==> design/flow/design.v <==
module ALU(
    input [31:0] A, B,
    input [2:0] ALUControl,
    output Carry, OverFlow, Zero, Negative,
    output [31:0] Result
);
    wire [31:0] B_inv;
    wire [32:0] Sum_result;
    wire is_sub;
    assign is_sub = (ALUControl == 3'b001);
    assign B_inv = is_sub ? ~B : B;
    assign Sum_result = A + B_inv + is_sub;
    reg [31:0] Result_reg;
    reg Cout_reg, OverFlow_reg;
    always @(*) begin
        Result_reg = 32'h0;
        Cout_reg = 1'b0;
        OverFlow_reg = 1'b0;
        case (ALUControl)
            3'b000: begin  
                Result_reg = Sum_result[31:0];
                Cout_reg = Sum_result[32];
                OverFlow_reg = (A[31] == B[31]) && (Result_reg[31] != A[31]);
            end
            3'b001: begin  
                Result_reg = Sum_result[31:0];
                Cout_reg = Sum_result[32];
                OverFlow_reg = (A[31] != B[31]) && (Result_reg[31] != A[31]);
            end
            3'b010: Result_reg = A & B;    
            3'b011: Result_reg = A | B;    
            3'b100: Result_reg = A ^ B;    
            3'b101: Result_reg = ($signed(A) < $signed(B)) ? 32'b1 : 32'b0;  
            3'b110: Result_reg = A << B[4:0];  
            3'b111: Result_reg = A >> B[4:0];  
            default: Result_reg = 32'h0;
        endcase
    end
    assign Result   = Result_reg;
    assign Zero     = (Result_reg == 32'b0);
    assign Negative = Result_reg[31];
    assign Carry    = Cout_reg;
    assign OverFlow = OverFlow_reg;
endmodule
`timescale 1ns / 1ps
module ALU_ft (
    input              clk,
    input              rst,
    input      [31:0]  A,
    input      [31:0]  B,
    input      [2:0]   ALUControl,
    output reg [31:0]  Result,
    output reg         Zero,
    output reg         Carry,
    output reg         OverFlow,
    output reg         Negative,
    output reg         fault_detected_out
);
    wire [31:0] alu_res;
    wire alu_z, alu_c, alu_v, alu_n;
    ALU u_alu (
        .A(A),
        .B(B),
        .ALUControl(ALUControl),
        .Result(alu_res),
        .Zero(alu_z),
        .Carry(alu_c),
        .OverFlow(alu_v),
        .Negative(alu_n)
    );
    reg [31:0] res_t1;
    reg [31:0] res_t2;
    localparam STAGE1 = 2'b00;
    localparam STAGE2 = 2'b01;
    localparam STAGE3 = 2'b10;
    reg [1:0] state;
    always @(posedge clk or negedge rst) begin
        if (!rst) begin
            state              <= STAGE1;
            fault_detected_out <= 1'b0;
            res_t1             <= 32'b0;
            res_t2             <= 32'b0;
            Result             <= 32'b0;
            Zero               <= 1'b0;
            Carry              <= 1'b0;
            OverFlow           <= 1'b0;
            Negative           <= 1'b0;
        end
        else begin
            case (state)
                STAGE1: begin
                    res_t1 <= alu_res;           
                    fault_detected_out <= 1'b0;
                    state <= STAGE2;
                end
                STAGE2: begin
                    res_t2 <= alu_res;           
                    if (res_t2 == res_t1) begin
                        Result   <= alu_res;
                        Zero     <= alu_z;
                        Carry    <= alu_c;
                        OverFlow <= alu_v;
                        Negative <= alu_n;
                        state    <= STAGE1;
                    end
                    else begin
                        fault_detected_out <= 1'b1;
                        state <= STAGE3;
                    end
                end
                STAGE3: begin
                    Result   <= alu_res;
                    Zero     <= alu_z;
                    Carry    <= alu_c;
                    OverFlow <= alu_v;
                    Negative <= alu_n;
                    state <= STAGE1;
                end
            endcase
        end
    end
endmodule
==> design/flow/run.sh <==
#!/bin/bash
# the make line also repeats each setting of config.mk as NAME=value (left out here)
make -C /OpenROAD-flow-scripts/flow DESIGN_CONFIG=/design/flow/config.mk WORK_HOME=/design/flow/orfs CLKGATE_MAP_FILE= finish
==> design/flow/config.mk <==
export PLATFORM = sky130hd
export DESIGN_NAME = ALU_ft
export DESIGN_NICKNAME = ALU_ft
export VERILOG_FILES = /design/flow/design.v
export SDC_FILE = /design/flow/constraint.sdc
export NUM_CORES = 4
export LEC_CHECK = 0
export CAP_MARGIN = 30
export CORE_MARGIN = 2
export CORE_UTILIZATION = 70
export CTS_CLUSTER_DIAMETER = 397
export CTS_CLUSTER_SIZE = 39
export SETUP_SLACK_MARGIN = -0.19
export SLEW_MARGIN = 30
==> design/flow/constraint.sdc <==
create_clock -name core_clock -period 1.88 [get_ports {clk}]
set_input_delay 0.3760 -clock core_clock [delete_from_list [all_inputs] [get_ports {clk}]]
set_output_delay 0.3760 -clock core_clock [all_outputs]
set_load 0.01 [all_outputs]
==> results of run 1 <==
per-stage QoR:
| stage | total power [W] | utilization [%] | area [um2] | setup TNS [ps] | worst slack (ps) |
|---|---|---|---|---|---|
| after detailed placement | 0.00715 | 95.9 | 17800 | -207000 | -3060 |
| after global placement | 0.00679 | 95.9 | 17800 | -185200 | -2840 |
| after floorplan | 0.00465 | - | 13600 | -158480 | -2920 |
==> results.yml, run 1 <==
# flow metrics
outcome:
  status: "stopped before the end"
  stop_stage: "clock tree synthesis"
  error_line: "[ERROR DPL-0038] Utilization greater than 100%, impossible to legalize"
die:
  die_y_um: 141
  die_w_um: 141
  rows: 50
  die_area_um2: 20000
  floorplan.core_util_pct: 71.1
  io_pins: 106
  core-area_um2: 18600
placement:
  dp_cells: 2233
  gp_congestion: 1.33
  hpwl_mm: 53.6
  io_buffers: 105
synth:
  netlist_instances: 1545
  fa_ha_area_share_pct: 12.3
  syn-cell-area_um2: 13200
  yosys-top-cells-area: "dfrtp_1 19%, ha_1 12%, mux4_2 9.0%"
  ys_sh_mux_pct: 19.2
  xor_share_pct: 5.64
  synth-main-ff-cell: "dfrtp_1"
  top_cell: "nor2_1"
  ys_seq_share_pct: 19.5
  ys_warn_count: 2
  netlist_top_cells_count: "139 x nor2_1, 128 x a21oi_1, 128 x ha_1"
  synthAoiAreaFrac_pct: 22.6
  edf_count: 0
  top_logic_kind: "AND-OR/OR-AND gates"
  postSynth.asyncResetShare_pct: 100
  synth_nets: 1743
  simple_gate_area_share_pct: 14.3
  yosysTopAreaCell: "dfrtp_1"
  ys_ff: 103
  yosys-stat-area_um2: 13200
  synth.top_cell.area_share_pct: 19.3
  syn_avg_cell_area_um2: 8.55
  synth_cell_types: 89
  yosys_cells: 1545
==> run 2: changes to the inputs <==
Settings changed: CORE_UTILIZATION 70 to 36, CTS_CLUSTER_DIAMETER 397 to not set, CTS_CLUSTER_SIZE 39 to not set, SETUP_SLACK_MARGIN -0.19 to not set.
Clock period 1.88 ns to 6.2 ns, I/O delays scaled along.
==> run 2 against run 1 <==
  * The run now finishes clean
  * Die area grew 91%
  * Synthesized cell count is the same
  * Area after synthesis is the same
==> results.yml, run 2 <==
# synthesis and place-and-route metrics
grt:
  grt_pass1_wl_mm: 88.5
  grt_overflow: 0
  track_usage_pct: 31.4
  grt_pass1_vias: 13000
  antenna_found_initial: 1
  grt_max_degree: 71
setup_path:
  r2r_slack_ps: 3180
  critPathCaptureType: "flip-flop"
  critPathKind: "primary input to flip-flop"
  critPathBufInv: 2
  critPathLaunchType: "primary input"
  r2r_cells: 11
  crit_fanout: 24
  slowest_stage: "or4_1"
  startpoint: "ALUControl[1]"
  crit_path_end: "Zero"
  slowest_delay_ps: 500
  crit_chain: "clkdlybuf4s50_1, or2_1, nor2_4, buf_12, xnor2_1, ha_1, a21o_1, a2111oi_4, a211oi_2, a221o_1, a41o_1, xor2_1, o21a_1, or4_1, or4_1, nor4b_2, a41o_1"
  worstReg2RegEnd: "Zero"
  critPathTopFamily: "AND-OR/OR-AND gates"
  cp_num_cells: 17
  rr_startpoint: "res_t1[3]"
  arrival_ps: 5940
  cp.required_ps: 6480
power_and_ir_drop:
  p_switching_w: 0.000998
  p_seq_share_pct: 28.2
  p_int_w: 0.00140
  powerClk_w: 0.000535
  pwr-share-clk_pct: 22.4
  p_leak_nw: 6.67
  power_leader: "combinational cells"
  pwr-share-comb_pct: 49.4
  pg_seq_w: 0.000675
  p_comb_w: 0.00118
  peakVddDrop_uv: 127
  p_per_area_nw_per_um2: 155
  p_sw_share_pct: 41.7
worst_hold_path:
  hp-class: "flip-flop to flip-flop"
  holdPathEnd: "state[0]"
  hold_start: "state[1]"
  hold_depth: 2
synth:
  yosys-top-cells-area: "dfrtp_1 19%, ha_1 12%, mux4_2 9.0%"
  xor_share_pct: 5.64
  netlist_instances: 1545
  ys_sh_mux_pct: 19.2
  edf_count: 0
  simple_gate_area_share_pct: 14.3
  syn_avg_cell_area_um2: 8.55
  postSynth.asyncResetShare_pct: 100
  top_logic_kind: "AND-OR/OR-AND gates"
  synth-main-ff-cell: "dfrtp_1"
  ys_ff: 103
  synthAoiAreaFrac_pct: 22.6
  yosys_cells: 1545
  netlist_top_cells_count: "139 x nor2_1, 128 x a21oi_1, 128 x ha_1"
  synth.top_cell.area_share_pct: 19.3
  fa_ha_area_share_pct: 12.3
  syn-cell-area_um2: 13200
  synth_nets: 1743
  top_cell: "nor2_1"
  yosys-stat-area_um2: 13200
  ys_warn_count: 2
  yosysTopAreaCell: "dfrtp_1"
  ys_seq_share_pct: 19.5
  synth_cell_types: 89
sta:
  fmax_mhz: 177
  setup-tns-final_ps: 0
  whs_ps: 495
  post-route-period-util_pct: 91.4
  period_needed_ps: 5660
  tightest_slew_ps: 988
  setup_violations: 0
  maxSlewHeadroom_pct: 33.7
  slew_violations: 0
  rsz0062_at_grt: "no"
  hold_violations: 0
  fin_skew_ps: 9.79
drt:
  final_antenna_net_count: 0
  via_count: 13300
  wl_mm: 60.5
  via_per_inst: 6.28
  drc_errors: 0
  drt_pass1_iterations: 6
  drt-wirelength-per-cell_um: 28.5
  antenna_cells_inserted: 0
  drt-initial-drc-count: 1601
placement:
  gp_congestion: 1.04
  hpwl_mm: 47.1
  io_buffers: 105
die:
  die_y_um: 196
  die_w_um: 196
  floorplan.core_util_pct: 36.3
  io_pins: 106
  die_area_um2: 38200
  core-area_um2: 36300
  rows: 70
cts:
  post_cts_buffers: 0
  cts_tree: "done"
  clkLatencyLatePin_ps: 350
  cts.sinks: 103
  cts_inserted_buffers: 9
  clk_pin_slew_worst_paths_ps: 70
  cts-resized-gates: 0
  cts-root-buf: "clkbuf_16"
  cts_hold_buf: 0
  clk_path_buf_depth: 2
  cts_max_level: 3
run:
  maxCapViolations: 0
  warnings: 91
finish:
  nNetsFinal: 1849
  logic_area_um2: 9800
  regArea_um2: 2590
  fill_cells: 3599
  areaGrowthSynthToFinish_pct: 17.0
  utilization_pct: 42.5
outcome:
  status: "timing/DRC/antenna clean"
run 2: metrics by stage:
step	worst slack, ps	std cells	cell area [um2]	power, W
detailed placement	229	2108	15200	0.00183
global route	225	2124	15500	0.00250
finish	535	2124	15500	0.00239
floorplan	13.1	1545	13200	0.00137
global placement	278	2108	15200	0.00183
CTS	552	2124	15400	0.00237
run 2: final cells by class:
cell class              instances  share of cell area [%]
clock buffers                  10                    1.48
flip-flops and latches        103                    16.7
well taps                     468                    3.79
repair buffers                206                    11.9
inverters                      94                    2.28
clock inverters                 6                   0.340
multi-input cells            1237                    63.4
run 2: per-layer routing:
layer / track usage, % / vias up / wire length, um
met5: 0 / - / 11
met4: 12.7 / 2 / 2830
met3: 6.49 / 144 / 5460
met2: 48.5 / 736 / 26300
met1: 42.8 / 6533 / 25900
li1: - / 5920 / -
==> run 3: changes to the inputs <==
Settings changed: CAP_MARGIN 30 to 25, CELL_PAD_IN_SITES_GLOBAL_PLACEMENT set to 0, CORE_ASPECT_RATIO set to 0.78, CORE_UTILIZATION 36 to 60, CTS_CLUSTER_SIZE set to 29, MIN_ROUTING_LAYER set to met2, PLACE_DENSITY_LB_ADDON set to 0.28, SETUP_SLACK_MARGIN set to 0.23.
Clock period 6.2 ns to 5.25 ns, I/O delays scaled along.
==> run 3 against run 2 <==
  * Synthesized cell count is the same
  * Die area shrank 39%
  * Area after synthesis unchanged
  * The run now fails in global routing
==> results.yml, run 3 <==
# flow metrics
outcome:
  status: "stopped before the end"
  stop_stage: "global routing"
  error_line: "[ERROR GRT-0116] Global routing finished with congestion. Check the congestion regions in the DRC Viewer."
synth:
  ys_seq_share_pct: 19.5
  edf_count: 0
  yosys-stat-area_um2: 13200
  postSynth.asyncResetShare_pct: 100
  yosysTopAreaCell: "dfrtp_1"
  synth.top_cell.area_share_pct: 19.3
  ys_warn_count: 2
  synth_nets: 1743
  top_logic_kind: "AND-OR/OR-AND gates"
  synth_cell_types: 89
  simple_gate_area_share_pct: 14.3
  top_cell: "nor2_1"
  yosys-top-cells-area: "dfrtp_1 19%, ha_1 12%, mux4_2 9.0%"
  fa_ha_area_share_pct: 12.3
  synthAoiAreaFrac_pct: 22.6
  syn-cell-area_um2: 13200
  netlist_top_cells_count: "139 x nor2_1, 128 x a21oi_1, 128 x ha_1"
  ys_ff: 103
  synth-main-ff-cell: "dfrtp_1"
  yosys_cells: 1545
  ys_sh_mux_pct: 19.2
  xor_share_pct: 5.64
  netlist_instances: 1545
  syn_avg_cell_area_um2: 8.55
die:
  io_pins: 106
  core-area_um2: 21400
  floorplan.core_util_pct: 61.7
  die_area_um2: 23200
  die_y_um: 135
  rows: 47
  die_w_um: 172
placement:
  dpl_worst_slack_ps: -258
  io_buffers: 105
  place_area_um2: 15700
  hpwl_mm: 38.1
  gp_congestion: 1.60
grt:
  grt_overflow: 281
  track_usage_pct: 83.3
cts:
  cts-root-buf: "clkbuf_16"
  cts.sinks: 103
  clk_path_buf_depth: 2
  cts_inserted_buffers: 9
  cts_hold_buf: 0
  cts_max_level: 3
## run 3: metal layers
metal | GRT usage, % | GRT overflow
met1 | - | -
met2 | 82.8 | 32
met3 | 94.5 | 183
met4 | 68.3 | 42
met5 | 76.1 | 24
## run 3: metrics by stage
stage / instances / hold slack (ps) / power, W / utilization (%)
2_1_floorplan: 1545 / 401 / 0.00163 / -
3_3_place_gp: 2024 / 453 / 0.00218 / 73.2
3_5_place_dp: 2024 / 470 / 0.00221 / 73.2
4_1_cts: 2051 / 502 / 0.00298 / 75.7
## run 3: timing repair
item / 4_1_cts
gates cloned: 2
pin swaps: 21
hold endpoints to repair: 0
buffers inserted: 9
endpoints found under the setup margin: 1
gates resized: 26
==> run 4: changes to the inputs <==
Settings changed: ABC_AREA set to 1, CAP_MARGIN 25 to 30, CELL_PAD_IN_SITES_DETAIL_PLACEMENT set to 1, CELL_PAD_IN_SITES_GLOBAL_PLACEMENT 0 to 2, CORE_ASPECT_RATIO 0.78 to not set, CORE_MARGIN 2 to 4, CORE_UTILIZATION 60 to 55, CTS_CLUSTER_DIAMETER set to 302, CTS_CLUSTER_SIZE 29 to 62, GPL_ROUTABILITY_DRIVEN set to 0, GPL_TIMING_DRIVEN set to 0, HOLD_SLACK_MARGIN set to 0.18, MAX_ROUTING_LAYER set to met4, PLACE_DENSITY_LB_ADDON 0.28 to 0.15, SETUP_SLACK_MARGIN 0.23 to not set.
Clock period 5.25 ns to 3.15 ns, I/O delays scaled along.
==> run 4 against run 3 <==
  * The run fails in global placement without I/O
  * Die area increased by 10%
  * Synthesized cell count increased by 31%
  * Area after synthesis decreased by 3.6%
==> results.yml, run 4 <==
# flow metrics
outcome:
  status: "stopped before the end"
  stop_stage: "global placement without I/O"
  error_line: "[ERROR FLW-0024] Place density exceeds 1.0 (current PLACE_DENSITY_LB_ADDON =  0.15). Please check if the value of  PLACE_DENSITY_LB_ADDON is between 0 and 0.99."
die:
  die_y_um: 160
  die_w_um: 160
  core-area_um2: 22700
  rows: 55
  die_area_um2: 25600
  floorplan.core_util_pct: 56.0
synth:
  synth.top_cell.area_share_pct: 20.1
  yosys-stat-area_um2: 12700
  xor_share_pct: 4.74
  ys_ff: 103
  netlist_instances: 2019
  synth_cell_types: 53
  postSynth.asyncResetShare_pct: 100
  simple_gate_area_share_pct: 41.1
  fa_ha_area_share_pct: 12.7
  synthAoiAreaFrac_pct: 10.9
  ys_warn_count: 2
  synth_nets: 2217
  netlist_top_cells_count: "491 x nand2_1, 402 x nand3_1, 200 x inv_1"
  syn-cell-area_um2: 12700
  edf_count: 0
  syn_avg_cell_area_um2: 6.30
  ys_sh_mux_pct: 0.0787
  top_cell: "nand2_1"
  ys_seq_share_pct: 20.3
  synth-main-ff-cell: "dfrtp_1"
  yosysTopAreaCell: "dfrtp_1"
  yosys_cells: 2019
  top_logic_kind: "simple AND/OR/NAND/NOR gates"
  yosys-top-cells-area: "dfrtp_1 20%, nand3_1 16%, nand2_1 14%"
==> run 5: changes to the inputs <==
Settings changed: CELL_PAD_IN_SITES_DETAIL_PLACEMENT 1 to not set, CELL_PAD_IN_SITES_GLOBAL_PLACEMENT 2 to 0, CORE_ASPECT_RATIO set to 0.53, CORE_MARGIN 4 to 2, CORE_UTILIZATION 55 to 72, CTS_CLUSTER_DIAMETER 302 to not set, CTS_CLUSTER_SIZE 62 to 75, GPL_ROUTABILITY_DRIVEN 0 to not set, GPL_TIMING_DRIVEN 0 to not set, HOLD_SLACK_MARGIN 0.18 to not set, MIN_ROUTING_LAYER met2 to not set, PLACE_DENSITY_LB_ADDON 0.15 to 0.11, SETUP_SLACK_MARGIN set to 0.87.
Clock period 3.15 ns to 2.98 ns, I/O delays scaled along.
==> run 5 against run 4 <==
  * The flow stops in clock tree synthesis
  * Area after synthesis unchanged
  * Synthesized cell count unchanged
  * Die area decreased by 27%
==> results.yml, run 5 <==
# flow metrics
outcome:
  stop_stage: "clock tree synthesis"
  error_line: "[ERROR DPL-0038] Utilization greater than 100%, impossible to legalize"
  status: "stopped before the end"
placement:
  hpwl_mm: 54.7
  gp_congestion: 1.29
  io_buffers: 105
die:
  floorplan.core_util_pct: 73.4
  die_area_um2: 18800
  rows: 35
  core-area_um2: 17300
  die_w_um: 187
  die_y_um: 101
  io_pins: 106
synth:
  ys_seq_share_pct: 20.3
  netlist_top_cells_count: "491 x nand2_1, 402 x nand3_1, 200 x inv_1"
  yosysTopAreaCell: "dfrtp_1"
  ys_sh_mux_pct: 0.0787
  top_cell: "nand2_1"
  edf_count: 0
  yosys_cells: 2019
  xor_share_pct: 4.74
  synth-main-ff-cell: "dfrtp_1"
  simple_gate_area_share_pct: 41.1
  synth_cell_types: 53
  netlist_instances: 2019
  syn_avg_cell_area_um2: 6.30
  postSynth.asyncResetShare_pct: 100
  syn-cell-area_um2: 12700
  ys_ff: 103
  fa_ha_area_share_pct: 12.7
  ys_warn_count: 2
  top_logic_kind: "simple AND/OR/NAND/NOR gates"
  synth.top_cell.area_share_pct: 20.1
  synthAoiAreaFrac_pct: 10.9
  synth_nets: 2217
  yosys-top-cells-area: "dfrtp_1 20%, nand3_1 16%, nand2_1 14%"
  yosys-stat-area_um2: 12700
-- run 5: metrics by stage --
| step | instances | area (um2) | setup slack, ps | hold slack (ps) | total power (W) |
|---|---|---|---|---|---|
| after floorplan | 2019 | 13000 | 166 | 300 | 0.00274 |
| after global placement | 2663 | 16800 | -977 | 433 | 0.00394 |
| after detailed placement | 2663 | 16800 | -1350 | 456 | 0.00419 |
==> run 6: changes to the inputs <==
Settings changed: CELL_PAD_IN_SITES_GLOBAL_PLACEMENT 0 to not set, CORE_ASPECT_RATIO 0.53 to not set, CTS_CLUSTER_DIAMETER set to 298, CTS_CLUSTER_SIZE 75 to 100, MAX_ROUTING_LAYER met4 to not set, PLACE_DENSITY set to 0.86, PLACE_DENSITY_LB_ADDON 0.11 to not set, SETUP_SLACK_MARGIN 0.87 to not set, TNS_END_PERCENT set to 10.
Clock period 2.98 ns to 3.54 ns, I/O delays scaled along.
==> run 6 against run 5 <==
  * The flow stops in global routing
  * Synthesized cell count unchanged
  * Die area decreased by 0.29%
  * Area after synthesis unchanged
==> results.yml, run 6 <==
# flow metrics
grt:
  grt_overflow: 40
  track_usage_pct: 71.6
cts:
  clk_path_buf_depth: 2
  cts_inserted_buffers: 9
  cts.sinks: 103
  cts_max_level: 3
  cts-root-buf: "clkbuf_16"
synth:
  ys_ff: 103
  synthAoiAreaFrac_pct: 10.9
  edf_count: 0
  syn-cell-area_um2: 12700
  top_cell: "nand2_1"
  fa_ha_area_share_pct: 12.7
  top_logic_kind: "simple AND/OR/NAND/NOR gates"
  synth.top_cell.area_share_pct: 20.1
  xor_share_pct: 4.74
  postSynth.asyncResetShare_pct: 100
  ys_sh_mux_pct: 0.0787
  ys_seq_share_pct: 20.3
  yosys-stat-area_um2: 12700
  synth-main-ff-cell: "dfrtp_1"
  synth_nets: 2217
  synth_cell_types: 53
  netlist_instances: 2019
  netlist_top_cells_count: "491 x nand2_1, 402 x nand3_1, 200 x inv_1"
  yosys-top-cells-area: "dfrtp_1 20%, nand3_1 16%, nand2_1 14%"
  syn_avg_cell_area_um2: 6.30
  simple_gate_area_share_pct: 41.1
  yosys_cells: 2019
  ys_warn_count: 2
  yosysTopAreaCell: "dfrtp_1"
outcome:
  error_line: "[ERROR GRT-0116] Global routing finished with congestion. Check the congestion regions in the DRC Viewer."
  status: "stopped before the end"
  stop_stage: "global routing"
die:
  rows: 48
  die_w_um: 137
  io_pins: 106
  core-area_um2: 17300
  floorplan.core_util_pct: 73.6
  die_y_um: 137
  die_area_um2: 18700
placement:
  gp_congestion: 1.22
  dpl_worst_slack_ps: -470
  hpwl_mm: 41.3
  io_buffers: 105
  place_area_um2: 15200
[run 6: routing by layer]
layer / GRT usage (%) / overflow
met5: 24.2 / 0
met4: 65.1 / 15
met3: 54.6 / 0
met2: 90.7 / 25
met1: 72.9 / 0
[run 6: stage by stage]
step / instances / setup TNS, ps / hold WS, ps / total power [W]
2_1_floorplan: 2019 / 0 / 412 / 0.00225
3_3_place_gp: 2463 / -2200 / 428 / 0.00306
3_5_place_dp: 2463 / -7400 / 448 / 0.00314
4_1_cts: 2487 / -47.7 / 418 / 0.00421
[run 6: what timing repair did]
item | CTS
pin swaps | 12
cloned | 1
resized | 30
setup endpoints to repair | 4
hold buffers | 0
buffers inserted | 7
==> run 7: changes to the inputs <==
Settings changed: ABC_AREA 1 to not set, CTS_CLUSTER_DIAMETER 298 to 397, CTS_CLUSTER_SIZE 100 to 39, HOLD_SLACK_MARGIN set to 0.3, PLACE_DENSITY 0.86 to not set, SETUP_SLACK_MARGIN set to -0.19, TNS_END_PERCENT 10 to not set.
Clock period 3.54 ns to 1.83 ns, I/O delays scaled along.
==> run 7 against run 6 <==
  * The flow stops in detailed placement
  * Area after synthesis increased by 3.8%
  * Die area up 3.7%
  * Synthesized cell count shrank 23%
==> results.yml, run 7 <==
# flow metrics
synth:
  xor_share_pct: 5.64
  postSynth.asyncResetShare_pct: 100
  netlist_instances: 1545
  top_cell: "nor2_1"
  fa_ha_area_share_pct: 12.3
  netlist_top_cells_count: "139 x nor2_1, 128 x a21oi_1, 128 x ha_1"
  edf_count: 0
  synth_cell_types: 89
  ys_seq_share_pct: 19.5
  synthAoiAreaFrac_pct: 22.6
  top_logic_kind: "AND-OR/OR-AND gates"
  synth.top_cell.area_share_pct: 19.3
  yosys-stat-area_um2: 13200
  ys_warn_count: 2
  ys_sh_mux_pct: 19.2
  syn_avg_cell_area_um2: 8.55
  synth-main-ff-cell: "dfrtp_1"
  ys_ff: 103
  yosys_cells: 1545
  syn-cell-area_um2: 13200
  yosys-top-cells-area: "dfrtp_1 19%, ha_1 12%, mux4_2 9.0%"
  simple_gate_area_share_pct: 14.3
  yosysTopAreaCell: "dfrtp_1"
  synth_nets: 1743
die:
  io_pins: 106
  die_w_um: 139
  rows: 49
  floorplan.core_util_pct: 73.5
  die_area_um2: 19400
  die_y_um: 139
  core-area_um2: 18000
outcome:
  error_line: "[ERROR DPL-0033] detailed placement checks failed during check placement."
  stop_stage: "detailed placement"
  status: "stopped before the end"
placement:
  io_buffers: 105
  gp_congestion: 1.28
[run 7: through the flow]
stage / setup WS [ps] / hold WS [ps] / power [W] / cells / instance area [um2]
2_1_floorplan: -2960 / 70.4 / 0.00478 / 1545 / 13600
3_3_place_gp: -2910 / 363 / 0.00696 / 2208 / 17700
==> run 8: changes to the inputs <==
Settings changed: CELL_PAD_IN_SITES_GLOBAL_PLACEMENT set to 0, CORE_UTILIZATION 72 to 61, CTS_CLUSTER_DIAMETER 397 to not set, CTS_CLUSTER_SIZE 39 to not set, HOLD_SLACK_MARGIN 0.3 to not set, MAX_ROUTING_LAYER set to met4, PLACE_DENSITY set to 0.65, SETUP_SLACK_MARGIN -0.19 to not set.
Clock period 1.83 ns to 4.44 ns, I/O delays scaled along.
==> run 8 against run 7 <==
  * Now fails the layout checks on negative setup slack
  * Die area rose by 17%
  * Synthesized cell count did not move
  * Area after synthesis unchanged
==> results.yml, run 8 <==
# synthesis and place-and-route metrics
placement:
  gp_congestion: 1.22
  hpwl_mm: 45.5
  io_buffers: 105
drt:
  drt-wirelength-per-cell_um: 28.9
  wl_mm: 64.4
  drt-initial-drc-count: 3012
  via_count: 16300
  drc_errors: 0
  drt_pass1_iterations: 22
  via_per_inst: 7.29
  final_antenna_net_count: 0
grt:
  antenna_found_initial: 2
  grt_max_degree: 74
  grt_pass1_vias: 15400
  grt_overflow: 0
  grt_pass1_wl_mm: 91.1
  track_usage_pct: 55.3
sta:
  rsz0062_at_grt: "yes"
  tightest_slew_ps: 990
  whs_ps: 483
  post-route-period-util_pct: 111
  setup_violations: 5
  fin_skew_ps: 12.4
  period_needed_ps: 4920
  worst_slack_ps: -480
  hold_violations: 0
  slew_violations: 0
  fmax_mhz: 203
  maxSlewHeadroom_pct: 33.4
synth:
  ys_seq_share_pct: 19.5
  netlist_instances: 1545
  ys_ff: 103
  synth_nets: 1743
  postSynth.asyncResetShare_pct: 100
  edf_count: 0
  top_logic_kind: "AND-OR/OR-AND gates"
  top_cell: "nor2_1"
  ys_warn_count: 2
  netlist_top_cells_count: "139 x nor2_1, 128 x a21oi_1, 128 x ha_1"
  yosys-top-cells-area: "dfrtp_1 19%, ha_1 12%, mux4_2 9.0%"
  synthAoiAreaFrac_pct: 22.6
  synth_cell_types: 89
  fa_ha_area_share_pct: 12.3
  ys_sh_mux_pct: 19.2
  yosys-stat-area_um2: 13200
  synth-main-ff-cell: "dfrtp_1"
  simple_gate_area_share_pct: 14.3
  xor_share_pct: 5.64
  syn-cell-area_um2: 13200
  synth.top_cell.area_share_pct: 19.3
  yosys_cells: 1545
  syn_avg_cell_area_um2: 8.55
  yosysTopAreaCell: "dfrtp_1"
setup_path:
  r2r_cells: 8
  worstReg2RegEnd: "Result[7]"
  slowest_stage: "nor4_2"
  cp_num_cells: 13
  critPathCaptureType: "flip-flop"
  rr_startpoint: "res_t1[3]"
  critPathBufInv: 3
  critPathLaunchType: "primary input"
  slowest_delay_ps: 660
  crit_chain: "clkdlybuf4s50_1, inv_1, buf_4, ha_1, nor4_2, o211ai_1, o211ai_1, a31oi_1, a211o_4, or4_4, or4_4, nor4b_4, a41o_1"
  crit_fanout: 2
  cp.required_ps: 4730
  r2r_slack_ps: 1020
  crit_path_end: "Zero"
  startpoint: "B[12]"
  critPathTopFamily: "simple AND/OR/NAND/NOR gates"
  critPathKind: "primary input to flip-flop"
  arrival_ps: 5210
power_and_ir_drop:
  p_seq_share_pct: 23.8
  p_comb_w: 0.00220
  p_int_w: 0.00231
  pg_seq_w: 0.000943
  p_switching_w: 0.00165
  peakVddDrop_uv: 228
  pwr-share-clk_pct: 20.6
  pwr-share-comb_pct: 55.6
  p_sw_share_pct: 41.8
  p_per_area_nw_per_um2: 220
  powerClk_w: 0.000815
  power_leader: "combinational cells"
  p_leak_nw: 8.28
outcome:
  status: "failed layout checks"
  failed_checks: "negative setup slack"
die:
  core-area_um2: 21200
  rows: 53
  floorplan.core_util_pct: 62.4
  io_pins: 106
  die_area_um2: 22800
  die_w_um: 151
  die_y_um: 151
cts:
  cts_hold_buf: 0
  cts-root-buf: "clkbuf_16"
  clk_pin_slew_worst_paths_ps: 80
  cts.sinks: 103
  cts_tree: "done"
  cts_inserted_buffers: 9
  cts_max_level: 3
  clkLatencyLatePin_ps: 370
  clk_path_buf_depth: 2
worst_hold_path:
  holdPathEnd: "state[0]"
  hold_start: "state[1]"
  hold_depth: 2
  hp-class: "flip-flop to flip-flop"
run:
  warnings: 96
  maxCapViolations: 0
finish:
  utilization_pct: 85.1
  fill_cells: 1218
  nNetsFinal: 2147
  areaGrowthSynthToFinish_pct: 36.4
-- run 8: metrics by stage --
step | cells | instance area [um2] | setup TNS (ps) | setup WS, ps | total power [W]
after global placement | 2186 | 17000 | -6670 | -892 | 0.00282
after floorplan | 1545 | 13400 | -881 | -881 | 0.00193
after CTS | 2218 | 17600 | -407 | -407 | 0.00370
final | 2231 | 18000 | -658 | -480 | 0.00396
after global routing | 2231 | 18000 | -914 | -513 | 0.00404
after detailed placement | 2186 | 17000 | -10240 | -990 | 0.00286
-- run 8: layout make-up --
type,count,area [um2],area share [%]
multi-input cells,1237,10200,56.7
repair buffers,504,4220,23.4
flip-flops and latches,103,2580,14.3
inverters,94,355,1.97
well taps,275,344,1.91
clock buffers,9,225,1.25
clock inverters,7,72.6,0.403
diodes,2,5.00,0.0278
-- run 8: what timing repair did --
action / CTS / global route
setup endpoints to repair: 11 / 8
gates cloned: 1 / 0
pin swaps: 28 / 45
setup buffers: 15 / 12
resized: 38 / 53
-- run 8: per-layer routing --
layer  track usage [%]  vias to the layer above  part of all wire [%]
met4              35.6                        0                    10
li1                  -                     6522                     -
met3              22.6                      612                    16
met1              65.3                     7416                    34
met5                 -                        -                     0
met2              77.6                     1715                    40
==> run 9: changes to the inputs <==
Settings changed: CORE_UTILIZATION 61 to 72, PLACE_DENSITY 0.65 to 0.78.
Clock period 4.44 ns to 4.96 ns, I/O delays scaled along.
==> run 9 against run 8 <==
  * The flow now stops in global routing
  * Area after synthesis unchanged
  * Die area decreased by 15%
  * Synthesized cell count unchanged
==> results.yml, run 9 <==
# flow metrics
outcome:
  status: "stopped before the end"
  stop_stage: "global routing"
  error_line: "[ERROR GRT-0232] Routing congestion too high. Check the congestion heatmap in the GUI."
synth:
  simple_gate_area_share_pct: 14.3
  synth-main-ff-cell: "dfrtp_1"
  netlist_instances: 1545
  syn-cell-area_um2: 13200
  ys_ff: 103
  netlist_top_cells_count: "139 x nor2_1, 128 x a21oi_1, 128 x ha_1"
  ys_sh_mux_pct: 19.2
  yosysTopAreaCell: "dfrtp_1"
  synth_cell_types: 89
  fa_ha_area_share_pct: 12.3
  yosys_cells: 1545
  xor_share_pct: 5.64
  ys_warn_count: 2
  top_cell: "nor2_1"
  synthAoiAreaFrac_pct: 22.6
  postSynth.asyncResetShare_pct: 100
  yosys-top-cells-area: "dfrtp_1 19%, ha_1 12%, mux4_2 9.0%"
  top_logic_kind: "AND-OR/OR-AND gates"
  ys_seq_share_pct: 19.5
  syn_avg_cell_area_um2: 8.55
  edf_count: 0
  synth.top_cell.area_share_pct: 19.3
  synth_nets: 1743
  yosys-stat-area_um2: 13200
placement:
  gp_congestion: 1.41
  hpwl_mm: 41.8
  dp_cells: 2001
  io_buffers: 105
  dpl_worst_slack_ps: -568
grt:
  track_usage_pct: 73.1
  grt_overflow: 4
die:
  io_pins: 106
  die_area_um2: 19400
  core-area_um2: 18000
  rows: 49
  die_w_um: 139
  floorplan.core_util_pct: 73.5
  die_y_um: 139
cts:
  cts.sinks: 103
  clk_path_buf_depth: 2
  cts-root-buf: "clkbuf_16"
  cts_max_level: 3
  cts_inserted_buffers: 9
  cts_hold_buf: 0
run 9: layer usage:
layer | overflow | track usage (%)
met1 | 0 | 73.6
met2 | 1 | 88.5
met3 | 0 | 56.9
met4 | 3 | 65.3
met5 | - | -
run 9: repair_timing:
| item | 4_1_cts |
|---|---|
| hold endpoints to repair | 0 |
| pin swaps | 24 |
| setup endpoints to repair | 1 |
| buffers inserted | 5 |
| gates cloned | 3 |
| resized | 27 |
run 9: metrics by stage:
step	hold WS [ps]	TNS [ps]	instance area [um2]
CTS	495	0	16400
floorplan	401	-465	13300
global placement	453	-509	15900
detailed placement	485	-3360	15900
==> run 10: changes to the inputs <==
Settings changed: CELL_PAD_IN_SITES_GLOBAL_PLACEMENT 0 to not set, CORE_UTILIZATION 72 to 68, CTS_CLUSTER_DIAMETER set to 29, CTS_CLUSTER_SIZE set to 37, MAX_ROUTING_LAYER met4 to not set, PLACE_DENSITY 0.78 to not set, SETUP_SLACK_MARGIN set to -0.34.
Clock period 4.96 ns to 4.45 ns, I/O delays scaled along.
==> run 10 against run 9 <==
  * The run again fails in global routing
  * Area after synthesis stayed put
  * Synthesized cell count unchanged
  * Die area is 5.7% higher
==> results.yml, run 10 <==
# flow metrics
die:
  die_y_um: 143
  die_w_um: 143
  rows: 50
  io_pins: 106
  floorplan.core_util_pct: 69.9
  core-area_um2: 18900
  die_area_um2: 20500
grt:
  track_usage_pct: 71.1
  grt_overflow: 3
synth:
  netlist_instances: 1545
  syn_avg_cell_area_um2: 8.55
  edf_count: 0
  synth.top_cell.area_share_pct: 19.3
  ys_sh_mux_pct: 19.2
  yosys-stat-area_um2: 13200
  yosys-top-cells-area: "dfrtp_1 19%, ha_1 12%, mux4_2 9.0%"
  fa_ha_area_share_pct: 12.3
  ys_ff: 103
  yosysTopAreaCell: "dfrtp_1"
  syn-cell-area_um2: 13200
  synth-main-ff-cell: "dfrtp_1"
  ys_seq_share_pct: 19.5
  synth_nets: 1743
  synthAoiAreaFrac_pct: 22.6
  xor_share_pct: 5.64
  top_logic_kind: "AND-OR/OR-AND gates"
  simple_gate_area_share_pct: 14.3
  ys_warn_count: 2
  netlist_top_cells_count: "139 x nor2_1, 128 x a21oi_1, 128 x ha_1"
  yosys_cells: 1545
  postSynth.asyncResetShare_pct: 100
  synth_cell_types: 89
  top_cell: "nor2_1"
placement:
  gp_congestion: 1.34
  dpl_worst_slack_ps: -1010
  hpwl_mm: 43.4
  io_buffers: 105
  dp_cells: 2131
outcome:
  status: "stopped before the end"
  stop_stage: "global routing"
  error_line: "[ERROR GRT-0116] Global routing finished with congestion. Check the congestion regions in the DRC Viewer."
cts:
  cts.sinks: 103
  cts-root-buf: "clkbuf_16"
  clk_path_buf_depth: 2
  cts_inserted_buffers: 9
  cts_max_level: 3
-- run 10: metal layers --
metal | GRT overflow | GRT usage, %
met2 | 1 | 88.1
met1 | 0 | 73.6
met4 | 2 | 63.0
met5 | 0 | 27.6
met3 | 0 | 55.8
-- run 10: through the flow --
step           utilization, %  instance area [um2]
3_3_place_gp             88.4                16700
3_5_place_dp             88.4                16700
2_1_floorplan               -                13300
4_1_cts                  91.0                17200
-- run 10: timing repair --
item | 4_1_cts
buffers inserted | 6
pin swaps | 12
setup endpoints to repair | 10
gates cloned | 1
hold buffers | 0
resized | 21
==> run 11: changes to the inputs <==
Settings changed: ABC_AREA set to 1, CAP_MARGIN 30 to 20, CORE_MARGIN 2 to 5, CORE_UTILIZATION 68 to 40, CTS_CLUSTER_DIAMETER 29 to not set, CTS_CLUSTER_SIZE 37 to 35, GPL_ROUTABILITY_DRIVEN set to 0, GPL_TIMING_DRIVEN set to 1, HOLD_SLACK_MARGIN set to 0.03, MAX_ROUTING_LAYER set to met5, MIN_ROUTING_LAYER set to met1, PLACE_DENSITY_LB_ADDON set to 0.1, SETUP_SLACK_MARGIN -0.34 to not set, SLEW_MARGIN 30 to 40.
Clock period 4.45 ns to 4.71 ns, I/O delays scaled along.
==> run 11 against run 10 <==
  * The run now finishes clean
  * Synthesized cell count is 31% higher
  * Die area is 73% higher
  * Area after synthesis is 3.6% lower
==> results.yml, run 11 <==
# synthesis and place-and-route metrics
power_and_ir_drop:
  power_leader: "combinational cells"
  powerClk_w: 0.000704
  pg_seq_w: 0.000884
  p_switching_w: 0.00124
  pwr-share-clk_pct: 24.4
  pwr-share-comb_pct: 45.0
  p_sw_share_pct: 42.9
  peakVddDrop_uv: 174
  p_comb_w: 0.00130
  p_seq_share_pct: 30.6
  p_leak_nw: 7.29
  p_int_w: 0.00165
  p_per_area_nw_per_um2: 201
synth:
  synthAoiAreaFrac_pct: 10.9
  top_cell: "nand2_1"
  edf_count: 0
  simple_gate_area_share_pct: 41.1
  ys_warn_count: 2
  yosysTopAreaCell: "dfrtp_1"
  ys_ff: 103
  synth_cell_types: 53
  yosys_cells: 2019
  postSynth.asyncResetShare_pct: 100
  ys_sh_mux_pct: 0.0787
  netlist_top_cells_count: "491 x nand2_1, 402 x nand3_1, 200 x inv_1"
  synth.top_cell.area_share_pct: 20.1
  netlist_instances: 2019
  yosys-stat-area_um2: 12700
  top_logic_kind: "simple AND/OR/NAND/NOR gates"
  ys_seq_share_pct: 20.3
  syn-cell-area_um2: 12700
  syn_avg_cell_area_um2: 6.30
  fa_ha_area_share_pct: 12.7
  synth_nets: 2217
  yosys-top-cells-area: "dfrtp_1 20%, nand3_1 16%, nand2_1 14%"
  xor_share_pct: 4.74
  synth-main-ff-cell: "dfrtp_1"
sta:
  setup_violations: 0
  rsz0062_at_grt: "no"
  fmax_mhz: 229
  worst_slack_ps: 351
  setup-tns-final_ps: 0
  maxSlewHeadroom_pct: 44.7
  period_needed_ps: 4360
  fin_skew_ps: 15.0
  post-route-period-util_pct: 92.5
  hold_violations: 0
  whs_ps: 471
  tightest_slew_ps: 830
  slew_violations: 0
worst_hold_path:
  hold_start: "state[1]"
  holdPathEnd: "state[0]"
  hp-class: "flip-flop to flip-flop"
  hold_depth: 2
drt:
  drt-wirelength-per-cell_um: 20.5
  final_antenna_net_count: 0
  via_per_inst: 5.69
  drt_pass1_iterations: 6
  wl_mm: 50.9
  antenna_cells_inserted: 0
  drt-initial-drc-count: 1701
  drc_errors: 0
  via_count: 14200
cts:
  cts_hold_buf: 0
  cts.sinks: 103
  cts-root-buf: "clkbuf_16"
  clk_pin_slew_worst_paths_ps: 70
  cts_inserted_buffers: 9
  cts_max_level: 3
  clkLatencyLatePin_ps: 350
  post_cts_buffers: 0
  cts_tree: "done"
  cts-resized-gates: 0
  clk_path_buf_depth: 2
die:
  io_pins: 106
  die_area_um2: 35500
  rows: 65
  die_w_um: 188
  core-area_um2: 31500
  floorplan.core_util_pct: 40.4
  die_y_um: 188
placement:
  dp_cells: 2472
  dpl_worst_slack_ps: 63.2
  io_buffers: 105
  hpwl_mm: 40.8
finish:
  areaGrowthSynthToFinish_pct: 12.9
  finalNonFillerCells: 2488
  nNetsFinal: 2279
grt:
  grt_max_degree: 79
  antenna_found_initial: 0
  grt_pass1_vias: 13400
  track_usage_pct: 27.9
  grt_overflow: 0
  grt_pass1_wl_mm: 78.2
setup_path:
  path_common_cell: "nand2_1"
  worstReg2RegEnd: "Zero"
  crit_chain: "clkdlybuf4s50_1, inv_2, nand3_2, buf_4, xor2_1, ha_1, nand2_1, nor2_1, inv_1, nor3_1, nand2_1, nand2_1, nand2_1, nand2_1, nand2_1, nand3_1, nand2_1, nor2_1, nand3_1, nor3_2, nand2_1, nand2_1"
  slowest_delay_ps: 500
  crit_fanout: 13
  rr_startpoint: "res_t1[15]"
  arrival_ps: 4640
  critPathTopFamily: "simple AND/OR/NAND/NOR gates"
  cp_num_cells: 22
  crit_path_end: "Zero"
  slowest_stage: "clkdlybuf4s50_1"
  critPathCaptureType: "flip-flop"
  critPathKind: "primary input to flip-flop"
  critPathBufInv: 4
  r2r_slack_ps: 2300
  critPathLaunchType: "primary input"
  startpoint: "ALUControl[2]"
  cp.required_ps: 4990
  r2r_cells: 14
run:
  warnings: 91
  maxCapViolations: 0
outcome:
  status: "timing/DRC/antenna clean"
==> run 11: metrics by stage <==
stage	power (W)	util [%]	cell area (um2)
after global placement	0.00217	44.7	14100
after detailed placement	0.00217	44.7	14100
after CTS	0.00288	45.6	14400
after global routing	0.00306	45.6	14400
after floorplan	0.00169	-	12700
final	0.00289	45.6	14400
==> run 11: cell type report <==
class                      count  area (um2)
clock buffer                  10         229
multi-input combinational   1606        8850
inverter                     220         832
timing repair buffer         141        1320
fill                        3384       17100
clock inverter                 6        50.0
sequential                   103        2580
tap                          402         503
==> run 11: routing by layer <==
layer	up-vias	share of wire [%]	track usage [%]
li1	6805	-	-
met1	6545	41	36.0
met2	677	46	45.7
met3	127	7.0	2.93
met4	0	6.2	15.5
met5	-	0	0
==> run 12: changes to the inputs <==
Settings changed: ABC_AREA 1 to not set, CAP_MARGIN 20 to 15, CELL_PAD_IN_SITES_DETAIL_PLACEMENT set to 2, CELL_PAD_IN_SITES_GLOBAL_PLACEMENT set to 2, CORE_MARGIN 5 to 6, CTS_CLUSTER_DIAMETER set to 212, CTS_CLUSTER_SIZE 35 to not set, GPL_ROUTABILITY_DRIVEN 0 to 1, GPL_TIMING_DRIVEN 1 to 0, HOLD_SLACK_MARGIN 0.03 to 0.25, MAX_ROUTING_LAYER met5 to not set, MIN_ROUTING_LAYER met1 to met2, PLACE_DENSITY_LB_ADDON 0.1 to not set, SLEW_MARGIN 40 to 20, TNS_END_PERCENT set to 25.
Clock period 4.71 ns to 6.0 ns, I/O delays scaled along.
==> run 12 against run 11 <==
  * Area after synthesis rose by 3.8%
  * Die area is 5.7% higher
  * The flow now stops in global routing
  * Synthesized cell count down 23%
==> results.yml, run 12 <==
# flow metrics
outcome:
  error_line: "[ERROR GRT-0116] Global routing finished with congestion. Check the congestion regions in the DRC Viewer."
  stop_stage: "global routing"
  status: "stopped before the end"
cts:
  cts.sinks: 103
  cts_max_level: 3
  cts_inserted_buffers: 9
  clk_path_buf_depth: 2
  cts-root-buf: "clkbuf_16"
  cts_hold_buf: 0
die:
  die_area_um2: 37500
  rows: 65
  core-area_um2: 32000
  die_w_um: 194
  die_y_um: 194
  io_pins: 106
  floorplan.core_util_pct: 41.3
synth:
  ys_warn_count: 2
  synthAoiAreaFrac_pct: 22.6
  yosysTopAreaCell: "dfrtp_1"
  yosys_cells: 1545
  edf_count: 0
  netlist_top_cells_count: "139 x nor2_1, 128 x a21oi_1, 128 x ha_1"
  top_cell: "nor2_1"
  simple_gate_area_share_pct: 14.3
  netlist_instances: 1545
  ys_ff: 103
  top_logic_kind: "AND-OR/OR-AND gates"
  synth-main-ff-cell: "dfrtp_1"
  synth_nets: 1743
  xor_share_pct: 5.64
  ys_seq_share_pct: 19.5
  syn-cell-area_um2: 13200
  yosys-stat-area_um2: 13200
  synth_cell_types: 89
  postSynth.asyncResetShare_pct: 100
  ys_sh_mux_pct: 19.2
  fa_ha_area_share_pct: 12.3
  syn_avg_cell_area_um2: 8.55
  synth.top_cell.area_share_pct: 19.3
  yosys-top-cells-area: "dfrtp_1 19%, ha_1 12%, mux4_2 9.0%"
placement:
  hpwl_mm: 64.1
  place_area_um2: 14900
  io_buffers: 104
  gp_congestion: 1.27
  dp_cells: 2086
grt:
  track_usage_pct: 88.4
  grt_overflow: 376
run 12: routing by layer:
metal  overflow  GRT usage (%)
met1          -              -
met2         30           89.1
met3        250           96.8
met4         53           75.4
met5         43           82.8
run 12: what timing repair did:
action,in CTS
cloned,2
buffers inserted,23
gates resized,141
setup endpoints to repair,96
pin swaps,27
run 12: through the flow:
stage / util [%] / setup slack (ps)
after floorplan: - / 30.8
after global placement: 46.4 / -2500
after detailed placement: 46.5 / -2690
after CTS: 49.8 / 0.421
==> run 13: changes to the inputs <==
Settings changed: ABC_AREA set to 1, CAP_MARGIN 15 to 30, CELL_PAD_IN_SITES_DETAIL_PLACEMENT 2 to not set, CELL_PAD_IN_SITES_GLOBAL_PLACEMENT 2 to not set, CORE_MARGIN 6 to 2, CORE_UTILIZATION 40 to 72, CTS_CLUSTER_DIAMETER 212 to 188, CTS_CLUSTER_SIZE set to 95, GPL_ROUTABILITY_DRIVEN 1 to not set, GPL_TIMING_DRIVEN 0 to not set, HOLD_SLACK_MARGIN 0.25 to 0.29, MIN_ROUTING_LAYER met2 to not set, PLACE_DENSITY set to 0.82, SLEW_MARGIN 20 to 30, TNS_END_PERCENT 25 to 5.
Clock period 6.0 ns to 3.86 ns, I/O delays scaled along.
==> run 13 against run 12 <==
  * Now fails the layout checks on negative setup slack
  * Die area shrank 50%
  * Synthesized cell count grew 31%
  * Area after synthesis shrank 3.6%
==> results.yml, run 13 <==
# synthesis and place-and-route metrics
die:
  core-area_um2: 17300
  rows: 48
  die_y_um: 137
  io_pins: 106
  die_w_um: 137
  die_area_um2: 18700
  floorplan.core_util_pct: 73.6
drt:
  final_antenna_net_count: 0
  drc_errors: 0
  via_count: 16600
  drt_pass1_iterations: 21
  drt-initial-drc-count: 3645
  wl_mm: 53.4
  drt-wirelength-per-cell_um: 22.0
  via_per_inst: 6.85
synth:
  yosys-top-cells-area: "dfrtp_1 20%, nand3_1 16%, nand2_1 14%"
  yosys-stat-area_um2: 12700
  synth_nets: 2217
  synth_cell_types: 53
  yosysTopAreaCell: "dfrtp_1"
  ys_sh_mux_pct: 0.0787
  postSynth.asyncResetShare_pct: 100
  synthAoiAreaFrac_pct: 10.9
  ys_ff: 103
  ys_warn_count: 2
  yosys_cells: 2019
  synth-main-ff-cell: "dfrtp_1"
  syn-cell-area_um2: 12700
  xor_share_pct: 4.74
  top_cell: "nand2_1"
  synth.top_cell.area_share_pct: 20.1
  fa_ha_area_share_pct: 12.7
  netlist_instances: 2019
  netlist_top_cells_count: "491 x nand2_1, 402 x nand3_1, 200 x inv_1"
  simple_gate_area_share_pct: 41.1
  top_logic_kind: "simple AND/OR/NAND/NOR gates"
  edf_count: 0
  ys_seq_share_pct: 20.3
  syn_avg_cell_area_um2: 6.30
cts:
  cts_hold_buf: 0
  cts_max_level: 3
  cts_tree: "done"
  cts_inserted_buffers: 9
  cts.sinks: 103
  cts-root-buf: "clkbuf_16"
  clkLatencyLatePin_ps: 370
  clk_pin_slew_worst_paths_ps: 70
  clk_path_buf_depth: 2
setup_path:
  rr_startpoint: "res_t1[21]"
  critPathBufInv: 4
  critPathLaunchType: "primary input"
  crit_chain: "clkdlybuf4s50_1, inv_2, nand3_2, buf_12, xor2_1, ha_1, a21oi_1, buf_4, nand2_2, nand2_1, nand2_1, nand2_1, nand3_1, nand2_1, nand2_1, nor2_1, nand3_1, nor3_2, nand2_1, nand2_1"
  path_common_cell: "nand2_1"
  slowest_stage: "clkdlybuf4s50_1"
  startpoint: "ALUControl[1]"
  crit_fanout: 13
  cp_num_cells: 20
  arrival_ps: 4300
  r2r_slack_ps: 900
  critPathTopFamily: "simple AND/OR/NAND/NOR gates"
  worstReg2RegEnd: "Result[5]"
  crit_path_end: "Zero"
  critPathKind: "primary input to flip-flop"
  slowest_delay_ps: 530
  r2r_cells: 11
  critPathCaptureType: "flip-flop"
  cp.required_ps: 4160
placement:
  io_buffers: 105
  hpwl_mm: 38.5
  gp_congestion: 1.19
sta:
  hold_violations: 0
  post-route-period-util_pct: 104
  setup-tns-final_ps: -137
  maxSlewHeadroom_pct: 42.0
  period_needed_ps: 4000
  slew_violations: 0
  fmax_mhz: 250
  tightest_slew_ps: 871
  worst_slack_ps: -137
  setup_violations: 1
  fin_skew_ps: 12.2
power_and_ir_drop:
  power_leader: "combinational cells"
  p_seq_share_pct: 27.0
  pwr-share-comb_pct: 47.6
  p_int_w: 0.00233
  p_leak_nw: 7.89
  p_per_area_nw_per_um2: 262
  p_comb_w: 0.00190
  p_sw_share_pct: 41.7
  powerClk_w: 0.00102
  pg_seq_w: 0.00108
  peakVddDrop_uv: 283
  pwr-share-clk_pct: 25.4
  p_switching_w: 0.00167
outcome:
  status: "failed layout checks"
  failed_checks: "negative setup slack"
run:
  warnings: 93
  maxCapViolations: 0
finish:
  nNetsFinal: 2393
  utilization_pct: 88.0
  areaGrowthSynthToFinish_pct: 19.6
worst_hold_path:
  hp-class: "flip-flop to flip-flop"
  holdPathEnd: "Result[7]"
  hold_depth: 2
  hold_start: "Result[7]"
grt:
  antenna_found_initial: 2
  grt_pass1_wl_mm: 80.0
  grt_overflow: 0
  track_usage_pct: 55.9
  grt_max_degree: 72
  grt_pass1_vias: 15300
[run 13: metal layers]
metal | global-route usage, % | up-vias | share of wire (%)
met4 | 35.2 | 4 | 9.3
met1 | 64.1 | 7293 | 32
met2 | 80.7 | 1697 | 40
met3 | 29.8 | 614 | 19
li1 | - | 7020 | -
met5 | 4.72 | - | 0.20
[run 13: area by class of cell]
type	count	area (um2)
Sequential cell	103	2580
Timing Repair Buffer	255	2230
Fill cell	960	2080
Clock inverter	5	81.3
Inverter	220	831
Antenna cell	3	7.51
Tap cell	225	282
Clock buffer	11	243
Multi-Input combinational cell	1606	8970
[run 13: metrics by stage]
| stage | hold slack (ps) | cell area, um2 | std cells | worst slack (ps) | total power [W] |
|---|---|---|---|---|---|
| finish | 485 | 15200 | 2428 | -137 | 0.00399 |
| floorplan | 422 | 12700 | 2019 | 625 | 0.00207 |
| detailed placement | 442 | 14700 | 2404 | -405 | 0.00278 |
| global placement | 434 | 14700 | 2404 | -121 | 0.00273 |
| CTS | 472 | 15100 | 2420 | 0.859 | 0.00379 |
| global route | 490 | 15200 | 2425 | -166 | 0.00411 |
[run 13: timing repair]
action                                  CTS  global route
endpoints found under the setup margin    1            12
setup buffers                             0             5
resized                                   1            31
pin swaps                                 0            10
==> run 14: changes to the inputs <==
Settings changed: ABC_AREA 1 to not set, CORE_UTILIZATION 72 to 53, CTS_CLUSTER_DIAMETER 188 to 332, CTS_CLUSTER_SIZE 95 to 89, HOLD_SLACK_MARGIN 0.29 to not set, PLACE_DENSITY 0.82 to not set, TNS_END_PERCENT 5 to 15.
Clock period 3.86 ns to 6.0 ns, I/O delays scaled along.
==> run 14 against run 13 <==
  * Now clean on timing, DRC and antenna
  * Sequential cell count is the same
  * First-iteration DRC count decreased by 51%
  * Clock power is 45% lower
  * Combinational power fell by 37%
  * Total power fell by 38%
==> results.yml, run 14 <==
# synthesis and place-and-route metrics
cts:
  cts_max_level: 3
  clk_pin_slew_worst_paths_ps: 70
  cts_hold_buf: 0
  clkLatencyLatePin_ps: 340
  cts_tree: "done"
  cts-root-buf: "clkbuf_16"
  cts_inserted_buffers: 9
  post_cts_buffers: 0
  clk_path_buf_depth: 2
  cts-resized-gates: 0
  cts.sinks: 103
finish:
  nNetsFinal: 1850
  areaGrowthSynthToFinish_pct: 15.7
synth:
  syn_avg_cell_area_um2: 8.55
  postSynth.asyncResetShare_pct: 100
  synth-main-ff-cell: "dfrtp_1"
  simple_gate_area_share_pct: 14.3
  top_cell: "nor2_1"
  syn-cell-area_um2: 13200
  ys_ff: 103
  ys_seq_share_pct: 19.5
  netlist_top_cells_count: "139 x nor2_1, 128 x a21oi_1, 128 x ha_1"
  synth_cell_types: 89
  edf_count: 0
  synth_nets: 1743
  ys_warn_count: 2
  xor_share_pct: 5.64
  ys_sh_mux_pct: 19.2
  yosysTopAreaCell: "dfrtp_1"
  synth.top_cell.area_share_pct: 19.3
  fa_ha_area_share_pct: 12.3
  yosys-top-cells-area: "dfrtp_1 19%, ha_1 12%, mux4_2 9.0%"
  yosys-stat-area_um2: 13200
  top_logic_kind: "AND-OR/OR-AND gates"
  synthAoiAreaFrac_pct: 22.6
  netlist_instances: 1545
  yosys_cells: 1545
drt:
  wl_mm: 53.9
  antenna_cells_inserted: 0
  via_count: 13500
  via_per_inst: 6.80
  drt_pass1_iterations: 6
  final_antenna_net_count: 0
  drt-initial-drc-count: 1773
  drc_errors: 0
  drt-wirelength-per-cell_um: 27.2
grt:
  grt_overflow: 0
  grt_pass1_wl_mm: 81.2
  track_usage_pct: 41.1
  grt_pass1_vias: 12800
  antenna_found_initial: 0
  grt_max_degree: 88
power_and_ir_drop:
  power_leader: "combinational cells"
  pwr-share-clk_pct: 22.9
  powerClk_w: 0.000563
  p_int_w: 0.00145
  p_seq_share_pct: 28.3
  peakVddDrop_uv: 184
  pwr-share-comb_pct: 48.8
  p_per_area_nw_per_um2: 161
  p_leak_nw: 6.68
  p_comb_w: 0.00120
  p_sw_share_pct: 41.3
  pg_seq_w: 0.000697
  p_switching_w: 0.00102
  total_power_w: 0.00246
placement:
  gp_congestion: 1.11
  dpl_worst_slack_ps: 64.5
  hpwl_mm: 40.9
  io_buffers: 105
setup_path:
  critPathLaunchType: "primary input"
  rr_startpoint: "res_t1[3]"
  critPathKind: "primary input to flip-flop"
  r2r_slack_ps: 2810
  arrival_ps: 5920
  crit_path_end: "Zero"
  crit_fanout: 17
  r2r_cells: 11
  cp.required_ps: 6280
  critPathTopFamily: "AND-OR/OR-AND gates"
  critPathBufInv: 2
  crit_chain: "clkdlybuf4s50_1, or2_1, nor2_4, buf_12, xnor2_1, ha_1, a21oi_1, o21ai_2, a2111o_1, a221o_1, a41o_1, xor2_1, o21a_1, or4_1, or4_1, nor4b_2, a41o_1"
  slowest_stage: "or4_1"
  cp_num_cells: 17
  critPathCaptureType: "flip-flop"
  worstReg2RegEnd: "Zero"
  slowest_delay_ps: 510
  startpoint: "ALUControl[1]"
worst_hold_path:
  hold_start: "state[1]"
  holdPathEnd: "state[0]"
  hold_depth: 2
  hp-class: "flip-flop to flip-flop"
die:
  die_area_um2: 26200
  die_w_um: 162
  io_pins: 106
  die_y_um: 162
  rows: 57
  core-area_um2: 24400
  floorplan.core_util_pct: 54.1
sta:
  fmax_mhz: 177
  maxSlewHeadroom_pct: 39.3
  rsz0062_at_grt: "no"
  setup_violations: 0
  post-route-period-util_pct: 94.1
  hold_violations: 0
  setup-tns-final_ps: 0
  fin_skew_ps: 7.39
  period_needed_ps: 5650
  tightest_slew_ps: 906
  worst_slack_ps: 354
  slew_violations: 0
run:
  warnings: 92
  maxCapViolations: 0
outcome:
  status: "timing/DRC/antenna clean"
run 14: routing by layer:
metal	vias to the layer above	GRT usage, %	part of all wire, %
li1	5924	-	-
met1	6483	57.8	41
met2	892	60.8	42
met3	178	7.97	11
met4	0	19.6	5.9
met5	-	0	0
run 14: final cells by class:
class / count / area [um2]
multi-input cells: 1237 / 9810
fillers: 2187 / 9120
flip-flops and latches: 103 / 2580
repair buffers: 207 / 1840
well taps: 324 / 405
inverters: 94 / 353
clock buffers: 10 / 229
clock inverters: 6 / 56.3
run 14: per-stage QoR:
stage	instance area, um2	util, %	hold slack (ps)	std cells
detailed placement	15000	61.4	467	1965
global route	15300	62.6	507	1981
global placement	15000	61.4	459	1965
CTS	15300	62.6	482	1981
finish	15300	62.6	486	1981
floorplan	13200	-	401	1545
==> run 15: changes to the inputs <==
Settings changed: ABC_AREA set to 1, CELL_PAD_IN_SITES_GLOBAL_PLACEMENT set to 0, CORE_ASPECT_RATIO set to 0.53, CORE_UTILIZATION 53 to 72, CTS_CLUSTER_DIAMETER 332 to not set, CTS_CLUSTER_SIZE 89 to 75, MAX_ROUTING_LAYER set to met4, PLACE_DENSITY_LB_ADDON set to 0.24, SETUP_SLACK_MARGIN set to 0.27, TNS_END_PERCENT 15 to not set.
Clock period 6.0 ns to 2.96 ns, I/O delays scaled along.
==> run 15 against run 14 <==
  * The flow now stops in clock tree synthesis
  * Synthesized cell count up 31%
  * Area after synthesis shrank 3.6%
  * Die area decreased by 28%
==> results.yml, run 15 <==
# flow metrics
outcome:
  status: "stopped before the end"
  stop_stage: "clock tree synthesis"
  error_line: "[ERROR DPL-0038] Utilization greater than 100%, impossible to legalize"
synth:
  yosys-stat-area_um2: 12700
  yosys-top-cells-area: "dfrtp_1 20%, nand3_1 16%, nand2_1 14%"
  top_cell: "nand2_1"
  xor_share_pct: 4.74
  synth-main-ff-cell: "dfrtp_1"
  syn_avg_cell_area_um2: 6.30
  synth_nets: 2217
  postSynth.asyncResetShare_pct: 100
  top_logic_kind: "simple AND/OR/NAND/NOR gates"
  synth.top_cell.area_share_pct: 20.1
  ys_ff: 103
  synth_cell_types: 53
  fa_ha_area_share_pct: 12.7
  ys_seq_share_pct: 20.3
  netlist_top_cells_count: "491 x nand2_1, 402 x nand3_1, 200 x inv_1"
  simple_gate_area_share_pct: 41.1
  netlist_instances: 2019
  yosysTopAreaCell: "dfrtp_1"
  ys_sh_mux_pct: 0.0787
  synthAoiAreaFrac_pct: 10.9
  syn-cell-area_um2: 12700
  edf_count: 0
  ys_warn_count: 2
  yosys_cells: 2019
die:
  die_w_um: 187
  core-area_um2: 17300
  io_pins: 106
  floorplan.core_util_pct: 73.4
  die_y_um: 101
  rows: 35
  die_area_um2: 18800
placement:
  gp_congestion: 1.27
  hpwl_mm: 54.7
  io_buffers: 105
  dp_cells: 2663
  place_area_um2: 16700
==> run 15: stage by stage <==
stage	util (%)	setup TNS [ps]	setup slack (ps)
3_5_place_dp	96.6	-71350	-1290
2_1_floorplan	-	0	140
3_3_place_gp	96.6	-38320	-800
==> run 16: changes to the inputs <==
Settings changed: CTS_CLUSTER_DIAMETER set to 255, PLACE_DENSITY_LB_ADDON 0.24 to 0.12, SETUP_SLACK_MARGIN 0.27 to 0.87.
Clock period 2.96 ns to 3.08 ns, I/O delays scaled along.
==> run 16 against run 15 <==
  * Area after synthesis stayed put
  * Die area stayed put
  * The flow again stops in clock tree synthesis
  * Synthesized cell count stayed put
==> results.yml, run 16 <==
# flow metrics
placement:
  io_buffers: 105
  hpwl_mm: 52.2
  dp_cells: 2633
  gp_congestion: 1.36
synth:
  yosys-top-cells-area: "dfrtp_1 20%, nand3_1 16%, nand2_1 14%"
  syn-cell-area_um2: 12700
  top_cell: "nand2_1"
  syn_avg_cell_area_um2: 6.30
  synth-main-ff-cell: "dfrtp_1"
  ys_ff: 103
  yosys-stat-area_um2: 12700
  ys_seq_share_pct: 20.3
  netlist_top_cells_count: "491 x nand2_1, 402 x nand3_1, 200 x inv_1"
  ys_warn_count: 2
  synth.top_cell.area_share_pct: 20.1
  xor_share_pct: 4.74
  yosys_cells: 2019
  synthAoiAreaFrac_pct: 10.9
  netlist_instances: 2019
  synth_nets: 2217
  yosysTopAreaCell: "dfrtp_1"
  synth_cell_types: 53
  ys_sh_mux_pct: 0.0787
  fa_ha_area_share_pct: 12.7
  postSynth.asyncResetShare_pct: 100
  top_logic_kind: "simple AND/OR/NAND/NOR gates"
  edf_count: 0
  simple_gate_area_share_pct: 41.1
die:
  core-area_um2: 17300
  rows: 35
  die_y_um: 101
  die_area_um2: 18800
  io_pins: 106
  die_w_um: 187
  floorplan.core_util_pct: 73.4
outcome:
  stop_stage: "clock tree synthesis"
  error_line: "[ERROR DPL-0038] Utilization greater than 100%, impossible to legalize"
  status: "stopped before the end"
## run 16: through the flow
| step | setup slack, ps | instance area (um2) | TNS (ps) |
|---|---|---|---|
| after global placement | -766 | 16600 | -26520 |
| after floorplan | 246 | 13000 | 0 |
| after detailed placement | -1030 | 16600 | -51420 |
Power is estimated from default activity; no workload was simulated.
